==> inputs of try-garnet <==
==> flow/design.v <==
`timescale 1ns/10ps
module  ATCONV(
	input		clk,
	input		reset,
	output 	    busy,	
	input		ready,	
	output reg	[11:0]	iaddr,
	input signed [12:0]	idata,
	output	reg 	cwr,
	output  reg	[11:0]	caddr_wr,
	output reg 	[12:0] 	cdata_wr,
	output	reg 	crd,
	output reg	[11:0] 	caddr_rd,
	input 	[12:0] 	cdata_rd,
	output reg 	csel
	);
	reg [2:0] cur_state, next_state;
	localparam IDLE = 3'd0;
	localparam READ_IMAGE = 3'd1;
	localparam WRITE_MEM0 = 3'd2;
	localparam READ_MEM0 = 3'd3;
	localparam WRITE_MEM1 = 3'd4;
	localparam FINISH = 3'd5;
	reg [5:0] col, row;
	reg [4:0] tempX_L0, tempY_L0;
	reg [3:0] cnt;
	wire [3:0] is_pad;
	assign is_pad[0] = (col < 6'd2);
	assign is_pad[1] = (col > 6'd61);
	assign is_pad[2] = (row < 6'd2);
	assign is_pad[3] = (row > 6'd61);
	assign busy = !(cur_state == FINISH || cur_state == IDLE);
    reg signed [12:0] kernal;
	reg signed [29:0] conv_sum;
	reg [12:0] max;
	always @(posedge clk or posedge reset) begin
		if(reset) cur_state <= IDLE; 
		else cur_state <= next_state;
	end
	always @(*) begin
		case(cur_state)
			IDLE: begin
				if(ready == 1'b1) next_state = READ_IMAGE;
				else next_state = IDLE;
			end
			READ_IMAGE: begin
				if(cnt == 4'd11) next_state = WRITE_MEM0;
				else next_state = READ_IMAGE;
			end
			WRITE_MEM0: begin
				if(row == 6'd63 && col == 6'd63) next_state = READ_MEM0;
				else next_state = READ_IMAGE;
			end
			READ_MEM0: begin
				if(cnt == 4'd5) next_state = WRITE_MEM1;
				else next_state = READ_MEM0;
			end
			WRITE_MEM1: begin
				if(row == 6'd62 && col == 6'd62) next_state = FINISH;
				else next_state = READ_MEM0;
			end
			FINISH: begin
				next_state = IDLE;
			end
			default: begin
				next_state = IDLE;
			end
		endcase
	end
	always @(posedge clk or posedge reset) begin
		if(reset) begin
			col <= 6'd0;
			row <= 6'd0;
			cnt <= 4'd0;
			tempX_L0 <= 5'd0;
			tempY_L0 <= 5'd0;
			csel <= 1'b0;
			cwr <= 1'b0;
			crd <= 1'b0;
			max <= 13'd0;
			iaddr <= 12'd0;
			caddr_rd <= 12'd0;
			caddr_wr <= 12'd0;
			cdata_wr <= 13'd0;
		end
		else begin
			case(cur_state)
				READ_IMAGE: begin
					case(cnt)
						4'd0: begin   
							case({is_pad[2], is_pad[0]})
								2'b00: iaddr <= {row-6'd2, col-6'd2};
								2'b01: iaddr <= {row-6'd2, 6'd0};
								2'b10: iaddr <= {6'd0, col-6'd2};
								2'b11: iaddr <= {6'd0, 6'd0};
						    endcase
							conv_sum <= 30'd0;
						end
						4'd1: begin   
							if(is_pad[2] == 1'b1) iaddr <= {6'd0, col};
							else iaddr <= {row-6'd2, col};
							conv_sum <= $signed(idata) * kernal;
						end
						4'd2: begin   
							case({is_pad[2], is_pad[1]})
								2'b00: iaddr <= {row-6'd2, col+6'd2};
								2'b01: iaddr <= {row-6'd2, 6'd63};
								2'b10: iaddr <= {6'd0, col+6'd2};
								2'b11: iaddr <= {6'd0, 6'd63};
							endcase
							conv_sum <= conv_sum + $signed(idata) * kernal;
						end
						4'd3: begin   
							if(is_pad[0] == 1'b1) iaddr <= {row, 6'd0};
							else iaddr <= {row, col-6'd2};
							conv_sum <= conv_sum + $signed(idata) * kernal;
						end
						4'd4: begin   
							iaddr <= {row, col};
							conv_sum <= conv_sum + $signed(idata) * kernal;
						end
						4'd5: begin   
							if(is_pad[1] == 1'b1) iaddr <= {row, 6'd63};
							else iaddr <= {row, col+6'd2};
							conv_sum <= conv_sum + $signed(idata) * kernal;
						end
						4'd6: begin   
							case({is_pad[3], is_pad[0]})
								2'b00: iaddr <= {row+6'd2, col-6'd2};
								2'b01: iaddr <= {row+6'd2, 6'd0};
								2'b10: iaddr <= {6'd63, col-6'd2};
								2'b11: iaddr <= {6'd63, 6'd0};
							endcase
							conv_sum <= conv_sum + $signed(idata) * kernal;
						end
						4'd7: begin   
							if(is_pad[3] == 1'b1) iaddr <= {6'd63, col};
							else iaddr <= {row+6'd2, col};
							conv_sum <= conv_sum + $signed(idata) * kernal;
						end
						4'd8: begin   
							case({is_pad[3], is_pad[1]})
								2'b00: iaddr <= {row+6'd2, col+6'd2};
								2'b01: iaddr <= {row+6'd2, 6'd63};
								2'b10: iaddr <= {6'd63, col+6'd2};
								2'b11: iaddr <= {6'd63, 6'd63};
							endcase
							conv_sum <= conv_sum + $signed(idata) * kernal;
						end
						4'd9: begin
							conv_sum <= conv_sum + $signed(idata) * kernal;
						end
						4'd10: begin
							conv_sum <= conv_sum + $signed(13'h1FF4);
						end
						4'd11: begin
							caddr_wr <= {row, col};
							cdata_wr <= (conv_sum[16] || conv_sum[16:4] <= 13'd11)? 13'd0 : conv_sum[16:4]-13'd11;
						end
					endcase
					if(cnt == 11) begin
						cnt <= 4'd0;
						cwr <= 1'b1;
						csel <= 1'b0;
					end
					else 
						cnt <= cnt + 4'd1;
				end
				WRITE_MEM0: begin
					cwr <= 1'b0;
					if(col == 6'd63) begin
						col <= 6'd0;
						row <= row + 6'd1;
					end
					else 
						col <= col + 6'd1;
					if(row == 6'd63 && col == 6'd63) begin
						row <= 6'd0;
						col <= 6'd0;
						cwr <= 1'b0;
						crd <= 1'b1;
						csel <= 1'b0;
					end
				end
				READ_MEM0: begin
					case(cnt)
						4'd0: begin
							caddr_rd <= {row, col};
							max <= 13'd0;
						end
						4'd1: begin
							caddr_rd <= {row, col+6'd1};
							max <= cdata_rd;
						end
						4'd2: begin
							caddr_rd <= {row+6'd1, col};
							max <= (max > cdata_rd)? max : cdata_rd; 
						end
						4'd3: begin
							caddr_rd <= {row+6'd1, col+6'd1};
							max <= (max > cdata_rd)? max : cdata_rd; 
						end
						4'd4: begin
							max <= (max > cdata_rd)? max : cdata_rd;
						end
						4'd5: begin 
							caddr_wr <= {tempY_L0, tempX_L0};
							if(max != 13'd0) begin
								if(max[3:0] != 13'd0) cdata_wr <= (max[12:4] + 1) << 4;
								else cdata_wr <= max[12:4] << 4;
							end
							else 
								cdata_wr <= 13'd0;
						end
					endcase
					if(cnt == 4'd5) begin
						cnt <= 4'd0;
						cwr <= 1'b1;
						crd <= 1'b0;
						csel <= 1'b1;
					end
					else 
						cnt <= cnt + 4'd1;
				end
				WRITE_MEM1: begin
					if(tempX_L0 == 5'd31) begin
						tempY_L0 <= tempY_L0 + 5'd1;
						tempX_L0 <= 5'd0;
					end
					else 
						tempX_L0 <= tempX_L0 + 5'd1;
					if(col == 6'd62) begin
						col <= 6'd0;
						row <= row + 6'd2;
					end
					else
						col <= col + 6'd2;
					if(row == 6'd62 && col == 6'd62) begin
						cwr <= 1'b0;
						crd <= 1'b0;
						csel <= 1'b0;
					end
					else begin
						cwr <= 1'b0;
						crd <= 1'b1;
						csel <= 1'b0;
					end
				end
				FINISH: begin
					row <= 6'd0;
					col <= 6'd0;
					tempX_L0 <= 5'd0;
					tempY_L0 <= 5'd0;
				end
			endcase
		end
	end
	always @(*) begin
		case(cnt)
			4'd1: kernal = 13'h1FFF;
			4'd2: kernal = 13'h1FFE;
			4'd3: kernal = 13'h1FFF;
			4'd4: kernal = 13'h1FFC;
			4'd5: kernal = 13'h0010;
			4'd6: kernal = 13'h1FFC;
			4'd7: kernal = 13'h1FFF;
			4'd8: kernal = 13'h1FFE;
			4'd9: kernal = 13'h1FFF;
			default: kernal = 13'h0;
		endcase
	end
endmodule
==> flow/run.sh <==
#!/bin/bash
# the make line also repeats each setting of config.mk as NAME=value (left out here)
make -C /OpenROAD-flow-scripts/flow DESIGN_CONFIG=/design/flow/config.mk WORK_HOME=/design/flow/orfs CLKGATE_MAP_FILE= finish
==> flow/config.mk <==
export PLATFORM = sky130hd
export DESIGN_NAME = ATCONV
export DESIGN_NICKNAME = ATCONV
export VERILOG_FILES = /design/flow/design.v
export SDC_FILE = /design/flow/constraint.sdc
export NUM_CORES = 4
export LEC_CHECK = 0
export CAP_MARGIN = 5
export CORE_MARGIN = 2
export CORE_UTILIZATION = 72
export CTS_CLUSTER_DIAMETER = 355
export CTS_CLUSTER_SIZE = 36
export HOLD_SLACK_MARGIN = -0.1
export SLEW_MARGIN = 20
==> flow/constraint.sdc <==
create_clock -name core_clock -period 7.08 [get_ports {clk}]
set_input_delay 1.4160 -clock core_clock [delete_from_list [all_inputs] [get_ports {clk}]]
set_output_delay 1.4160 -clock core_clock [all_outputs]
set_load 0.01 [all_outputs]
==> try-zinc: changes against try-garnet <==
- CAP_MARGIN: 5 -> 20
- CELL_PAD_IN_SITES_GLOBAL_PLACEMENT: not set -> 0
- CTS_CLUSTER_DIAMETER: 355 -> 216
- CTS_CLUSTER_SIZE: 36 -> 38
- HOLD_SLACK_MARGIN: -0.1 -> not set
- PLACE_DENSITY: not set -> 0.7
- SLEW_MARGIN: 20 -> 15
==> flow/constraint.sdc (replaced) <==
create_clock -name core_clock -period 3.64 [get_ports {clk}]
set_input_delay 0.7280 -clock core_clock [delete_from_list [all_inputs] [get_ports {clk}]]
set_output_delay 0.7280 -clock core_clock [all_outputs]
set_load 0.01 [all_outputs]
==> comparison <==
try-garnet ran to the end with violations: setup timing. try-zinc did not get past 5_1_grt.
Synthesized cell count is the same in try-zinc and try-garnet.
In die size, try-zinc and try-garnet do not differ.
In area after synthesis, try-garnet and try-zinc do not differ.
==> figures <==
metric                                                                        try-zinc       try-garnet
Initial Utilization                                                              73.5%            73.5%
Chip footprint                                                              0.0172 mm²       0.0172 mm²
Post-DP Area                                                                0.0141 mm²       0.0134 mm²
PostCTS Resize Cnt                                                                  70               67
Placement Setup Slack                                                         -3.66 ns        -0.956 ns
Setup Buffers After CTS                                                             20               15
Placed wire-length estimate                                                  27,300 µm        24,800 µm
Run status                                                      stopped before the end  failed layout checks
Failing step                                                                   5_1_grt                -
Reasons for failing layout checks                                                    -     setup timing
Number of placed instances, taps included                                        1,712            1,662
Portion of the post-synthesis area used by sequential elements                   25.2%            25.2%
Post-synth EDFFs                                                                    17               17
Synthesis area per yosys                                                    0.0116 mm²       0.0116 mm²
Routability congestion estimate from global placement                            0.945            0.960
